Design top, start of the top module:
module top(
    input wire clk,
    input wire reset,
    input wire [7:0] next_in,
    output wire [7:0] f
    );
Size: about 1700 cells after synthesis, ~18 I/O pins, ~12000 um^2 of cells after synthesis.
==> flow/config.mk <==
export PLATFORM = sky130hd
export DESIGN_NAME = top
export DESIGN_NICKNAME = top
export VERILOG_FILES = /design/flow/design.v
export SDC_FILE = /design/flow/constraint.sdc
export NUM_CORES = 4
export LEC_CHECK = 0
export ABC_AREA = 1
export CAP_MARGIN = 20
export CELL_PAD_IN_SITES_DETAIL_PLACEMENT = 1
export CELL_PAD_IN_SITES_GLOBAL_PLACEMENT = 1
export CORE_ASPECT_RATIO = 1.2
export CORE_MARGIN = 9
export CORE_UTILIZATION = 42
export CTS_CLUSTER_DIAMETER = 133
export CTS_CLUSTER_SIZE = 75
export GPL_ROUTABILITY_DRIVEN = 0
export GPL_TIMING_DRIVEN = 0
export MAX_ROUTING_LAYER = met4
export SETUP_SLACK_MARGIN = 1.59
export SLEW_MARGIN = 5
export TNS_END_PERCENT = 50
==> flow/constraint.sdc <==
create_clock -name core_clock -period 10.0 [get_ports {clk}]
set_input_delay 2.0000 -clock core_clock [delete_from_list [all_inputs] [get_ports {clk}]]
set_output_delay 2.0000 -clock core_clock [all_outputs]
set_load 0.01 [all_outputs]
run.sh (not shown) runs the stock make flow with config.mk's settings and CLKGATE_MAP_FILE=.
==> next run, changes <==
==> flow/config.mk (replaced) <==
export PLATFORM = sky130hd
export DESIGN_NAME = top
export DESIGN_NICKNAME = top
export VERILOG_FILES = /design/flow/design.v
export SDC_FILE = /design/flow/constraint.sdc
export NUM_CORES = 4
export LEC_CHECK = 0
export ABC_AREA = 1
export CAP_MARGIN = 20
export CELL_PAD_IN_SITES_GLOBAL_PLACEMENT = 0
export CORE_MARGIN = 2
export CORE_UTILIZATION = 72
export CTS_CLUSTER_DIAMETER = 133
export CTS_CLUSTER_SIZE = 20
export MAX_ROUTING_LAYER = met4
export PLACE_DENSITY_LB_ADDON = 0.01
export SETUP_SLACK_MARGIN = 2.89
export SLEW_MARGIN = 20
- The new run did not get past 5_1_grt
- die size came out lower by 49%
- area after synthesis stays the same
- synthesized cell count does not change
==> next run, changes <==
--- a/flow/config.mk
+++ b/flow/config.mk
@@ -8 +7,0 @@
-export ABC_AREA = 1
@@ -10 +9 @@
-export CELL_PAD_IN_SITES_GLOBAL_PLACEMENT = 0
+export CELL_PAD_IN_SITES_GLOBAL_PLACEMENT = 1
@@ -12 +11 @@
-export CORE_UTILIZATION = 72
+export CORE_UTILIZATION = 42
@@ -14,0 +14 @@
+export GPL_TIMING_DRIVEN = 0
@@ -16,2 +15,0 @@
-export PLACE_DENSITY_LB_ADDON = 0.01
-export SETUP_SLACK_MARGIN = 2.89
Effect: This time the run completed, yet does not pass: negative setup slack; area after synthesis hardly moves; die size rises by 69%; synthesized cell count goes down by 22%.
==> next run, changes <==
--- a/flow/config.mk
+++ b/flow/config.mk
@@ -9 +9 @@
-export CELL_PAD_IN_SITES_GLOBAL_PLACEMENT = 1
+export CELL_PAD_IN_SITES_GLOBAL_PLACEMENT = 0
@@ -11 +11 @@
-export CORE_UTILIZATION = 42
+export CORE_UTILIZATION = 67
@@ -14,2 +13,0 @@
-export GPL_TIMING_DRIVEN = 0
-export MAX_ROUTING_LAYER = met4
The new run reached the layout checks and failed them: negative setup slack; setup slack is about the same; die size went down by 37%; core utilization rose by 34 points; routed wire length goes down by 2.4%; cell count decreases by 3.6%.
==> next run, changes <==
--- a/flow/config.mk
+++ b/flow/config.mk
@@ -9 +9,2 @@
-export CELL_PAD_IN_SITES_GLOBAL_PLACEMENT = 0
+export CELL_PAD_IN_SITES_DETAIL_PLACEMENT = 1
+export CELL_PAD_IN_SITES_GLOBAL_PLACEMENT = 1
@@ -11 +12 @@
-export CORE_UTILIZATION = 67
+export CORE_UTILIZATION = 42
@@ -13,0 +15,3 @@
+export GPL_ROUTABILITY_DRIVEN = 0
+export GPL_TIMING_DRIVEN = 1
+export MAX_ROUTING_LAYER = met4
After rerunning:
- The new run produced a layout that fails on negative setup slack
- worst setup slack improved by 120 ps
- design area came out higher by 6.7%
- sequential cell count stays the same
- clock power came out higher by 5.4%
- hold slack barely changes
- area after synthesis does not change
- clock skew is about the same
- power came out higher by 3.5%
- synthesized cell count does not change
- wire length came out higher by 16%
==> next run, changes <==
==> flow/config.mk (replaced) <==
export PLATFORM = sky130hd
export DESIGN_NAME = top
export DESIGN_NICKNAME = top
export VERILOG_FILES = /design/flow/design.v
export SDC_FILE = /design/flow/constraint.sdc
export NUM_CORES = 4
export LEC_CHECK = 0
export ABC_AREA = 1
export CAP_MARGIN = 20
export CELL_PAD_IN_SITES_GLOBAL_PLACEMENT = 1
export CORE_ASPECT_RATIO = 1.95
export CORE_MARGIN = 2
export CORE_UTILIZATION = 61
export CTS_CLUSTER_DIAMETER = 351
export CTS_CLUSTER_SIZE = 98
export PLACE_DENSITY = 0.37
export SLEW_MARGIN = 35
export TNS_END_PERCENT = 30
What happened:
- With this change the flow completed without violations
- sequential share of layout area is higher by 4.5 points
- routed wire length went down by roughly a tenth
- via count rises by a few percent
- total power went up slightly
- synthesized area is about the same
- clock skew rises by 14 ps
- design area fell by about a fifth
Power is estimated from default activity; no workload was simulated.
